==> inputs of v35 <==
## Hq2x
module Hq2x #(parameter LENGTH = 16, parameter HALF_DEPTH = 1, parameter DWIDTH = HALF_DEPTH ? 11 : 23)
(
	input             clk,
	input             ce_in,
	input  [DWIDTH:0] inputpixel,
	input             mono,
	input             disable_hq2x,
	input             reset_frame,
	input             reset_line,
	input             ce_out,
	input       [1:0] read_y,
	input             hblank,
	output [DWIDTH:0] outpixel
);
Settings: LEC_CHECK=0, ABC_AREA=0, CAP_MARGIN=15, CELL_PAD_IN_SITES_DETAIL_PLACEMENT=0, CORE_ASPECT_RATIO=1.15, CORE_MARGIN=2, CORE_UTILIZATION=72, CTS_CLUSTER_DIAMETER=360, CTS_CLUSTER_SIZE=24, GPL_ROUTABILITY_DRIVEN=1, MAX_ROUTING_LAYER=met5, MIN_ROUTING_LAYER=met1, SETUP_SLACK_MARGIN=-0.33, SLEW_MARGIN=20, TNS_END_PERCENT=75; clock period 4.6 ns.
run.sh (not shown) runs the stock make flow with config.mk's settings and CLKGATE_MAP_FILE=.
==> v14 (differences from v35) <==
- ABC_AREA: 0 -> not set
- CAP_MARGIN: 15 -> 20
- CELL_PAD_IN_SITES_DETAIL_PLACEMENT: 0 -> not set
- CORE_ASPECT_RATIO: 1.15 -> not set
- CORE_UTILIZATION: 72 -> 45
- CTS_CLUSTER_DIAMETER: 360 -> not set
- CTS_CLUSTER_SIZE: 24 -> not set
- GPL_ROUTABILITY_DRIVEN: 1 -> not set
- MAX_ROUTING_LAYER: met5 -> not set
- MIN_ROUTING_LAYER: met1 -> not set
- PLACE_DENSITY: not set -> 0.6
- SETUP_SLACK_MARGIN: -0.33 -> not set
- TNS_END_PERCENT: 75 -> not set
==> flow/constraint.sdc (replaced) <==
create_clock -name core_clock -period 7.21 [get_ports {clk}]
set_input_delay 1.4420 -clock core_clock [delete_from_list [all_inputs] [get_ports {clk}]]
set_output_delay 1.4420 -clock core_clock [all_outputs]
set_load 0.01 [all_outputs]
==> v38 (differences from v35) <==
- ABC_AREA: 0 -> 1
- CAP_MARGIN: 15 -> 40
- CELL_PAD_IN_SITES_DETAIL_PLACEMENT: 0 -> not set
- CORE_ASPECT_RATIO: 1.15 -> not set
- CTS_CLUSTER_DIAMETER: 360 -> not set
- CTS_CLUSTER_SIZE: 24 -> 89
- GPL_ROUTABILITY_DRIVEN: 1 -> not set
- MAX_ROUTING_LAYER: met5 -> not set
- MIN_ROUTING_LAYER: met1 -> not set
- PLACE_DENSITY: not set -> 0.6
- SETUP_SLACK_MARGIN: -0.33 -> 1.03
- TNS_END_PERCENT: 75 -> not set
==> flow/constraint.sdc (replaced) <==
create_clock -name core_clock -period 4.01 [get_ports {clk}]
set_input_delay 0.8020 -clock core_clock [delete_from_list [all_inputs] [get_ports {clk}]]
set_output_delay 0.8020 -clock core_clock [all_outputs]
set_load 0.01 [all_outputs]
==> results <==
v35 completed, yet does not pass: negative setup slack. v38 produced a layout that fails on negative setup slack. v14 went through all stages and came out clean. In v35 the sequential share of layout area is higher than in v38, by 4.4 points. Between v38 and v14, the lower die area is in v38 (gap about 36%, measured against v14). In v35 the fmax is higher than in v14, by 11%. Count of clock-buffer cells in the layout: v35 < v38 < v14. Of v38 and v35, v35 has the higher hold slack (gap 0.12 ns). In v38 the routed wire length is higher than in v35, by about 20%. The lowest clock power belongs to v35, the highest to v38. In flip-flop count, v38 and v14 do not differ.

========
==> 11-25 <==
Hq2x again, from the RTL that the note above started with.
Settings: LEC_CHECK=0, CAP_MARGIN=0, CORE_MARGIN=2, CORE_UTILIZATION=56, CTS_CLUSTER_DIAMETER=260, GPL_ROUTABILITY_DRIVEN=0, MIN_ROUTING_LAYER=met2, PLACE_DENSITY=0.68, SLEW_MARGIN=20; clock period 6.98 ns.
==> 11-16: changes against 11-25 <==
==> flow/config.mk (replaced) <==
export PLATFORM = sky130hd
export DESIGN_NAME = Hq2x
export DESIGN_NICKNAME = Hq2x
export VERILOG_FILES = /design/flow/design.v
export SDC_FILE = /design/flow/constraint.sdc
export NUM_CORES = 4
export LEC_CHECK = 0
export CAP_MARGIN = 20
export CORE_MARGIN = 2
export CORE_UTILIZATION = 65
export MAX_ROUTING_LAYER = met4
export PLACE_DENSITY = 0.6
export SLEW_MARGIN = 20
==> flow/constraint.sdc (replaced) <==
create_clock -name core_clock -period 6.31 [get_ports {clk}]
set_input_delay 1.2620 -clock core_clock [delete_from_list [all_inputs] [get_ports {clk}]]
set_output_delay 1.2620 -clock core_clock [all_outputs]
set_load 0.01 [all_outputs]
==> comparison table <==
item	11-25	11-16
Run status	no timing/DRC/antenna violations	no timing/DRC/antenna violations
Number of antenna violations at the first check in global routing	0	7
Worst supply voltage drop on vdd	0.000395 V	0.000770 V
Met3 wire len	125 mm	27.5 mm
Crit. path cell count	24	29
Met2 track demand over resource	44.2%	46.7%
Max layer used	met5	met4
Standard cell with the maximum stage delay on the critical path	sky130_fd_sc_hd__or4b_4	sky130_fd_sc_hd__fa_2
Number of global-route vias before repair	94000	64500
Leakage power	46.8 nW	47.5 nW
Power attributed to combinational cells	0.00981 W	0.0117 W
Reg2reg start	blender.df_rule[1]	blender.op[2]
Multi-input gate area in the final layout	36600 µm²	37100 µm²
Signal buffers share of area	1.61%	2.32%

========
==> 01-23 <==
Starting RTL as in the previous note.
make LEC_CHECK=0 ABC_AREA=1 CAP_MARGIN=40 CORE_MARGIN=2 CORE_UTILIZATION=72 CTS_CLUSTER_SIZE=100 PLACE_DENSITY=0.6 SETUP_SLACK_MARGIN=0.5 SLEW_MARGIN=20 TNS_END_PERCENT=10 finish   # period 4.69 ns
==> 09-15: changes against 01-23 <==
Settings changed: ABC_AREA 1 to default, CAP_MARGIN 40 to 20, CORE_UTILIZATION 72 to 45, CTS_CLUSTER_SIZE 100 to default, SETUP_SLACK_MARGIN 0.5 to -0.24, TNS_END_PERCENT 10 to default.
==> flow/constraint.sdc (replaced) <==
create_clock -name core_clock -period 7.21 [get_ports {clk}]
set_input_delay 1.4420 -clock core_clock [delete_from_list [all_inputs] [get_ports {clk}]]
set_output_delay 1.4420 -clock core_clock [all_outputs]
set_load 0.01 [all_outputs]
==> results <==
09-15 finished with timing, DRC and antenna clean. 01-23 reached the layout checks and failed them: setup timing.
First-iteration DRC count: 01-23 is higher than 09-15 (about 130%).
Against 01-23, the hold slack of 09-15 is higher by 0.052 ns.
Between 01-23 and 09-15, the lower count of clock-buffer cells in the layout is in 01-23 (gap 6).
Critical path depth: 01-23 is higher than 09-15 (2).
Of 09-15 and 01-23, 09-15 has the higher register-to-register slack (gap 1.1 ns).
In 01-23 the global-route usage is higher than in 09-15, by 19 points.
Final cell count: 09-15 is smaller than 01-23 (19%).
Of 09-15 and 01-23, 01-23 has the higher synthesized cell count (gap 33%, measured against 01-23).
==> figures <==
item                                                           09-15                     01-23
Total of clock buffers placed in the layout                      391                       385
Die width                                                   524.5 µm                  418.6 µm
Clock Network Area Fraction                                  0.07027                   0.05930
Initial antenna violation count                                    7                         3
Num rows                                                         191                       152
Power per Cell Area                                     318.0 nW/µm²              510.2 nW/µm²
Sink of the worst hold path                            wrout_addr[0]            blender.i1[17]
Total negative slack                                            0 ns                 -52.94 ns
Power drawn by the clock network                             15.1 mW                   21.5 mW
Share of cell area taken by muxes after synthesis             0.1478                   0.01109
Post-placement setup slack                                 0.3086 ns                 -1.307 ns
Run status                          no timing/DRC/antenna violations  finished with violations
Reasons for failing layout checks                                  -              setup timing
Area of combinational cells with multiple inputs           36550 µm²                 37470 µm²
Gate power share                                               0.210                     0.310
AND/OR/NAND/NOR Cells, Area Fraction                         0.03985                   0.09947
Combined global-route utilization of all metal layers         0.2109                    0.3974
Worst Hold Launch                                           waddr[0]           blender.i10[17]
Cell resize tally after clock tree synthesis                       0                       164
Power is estimated from default activity; no workload was simulated.
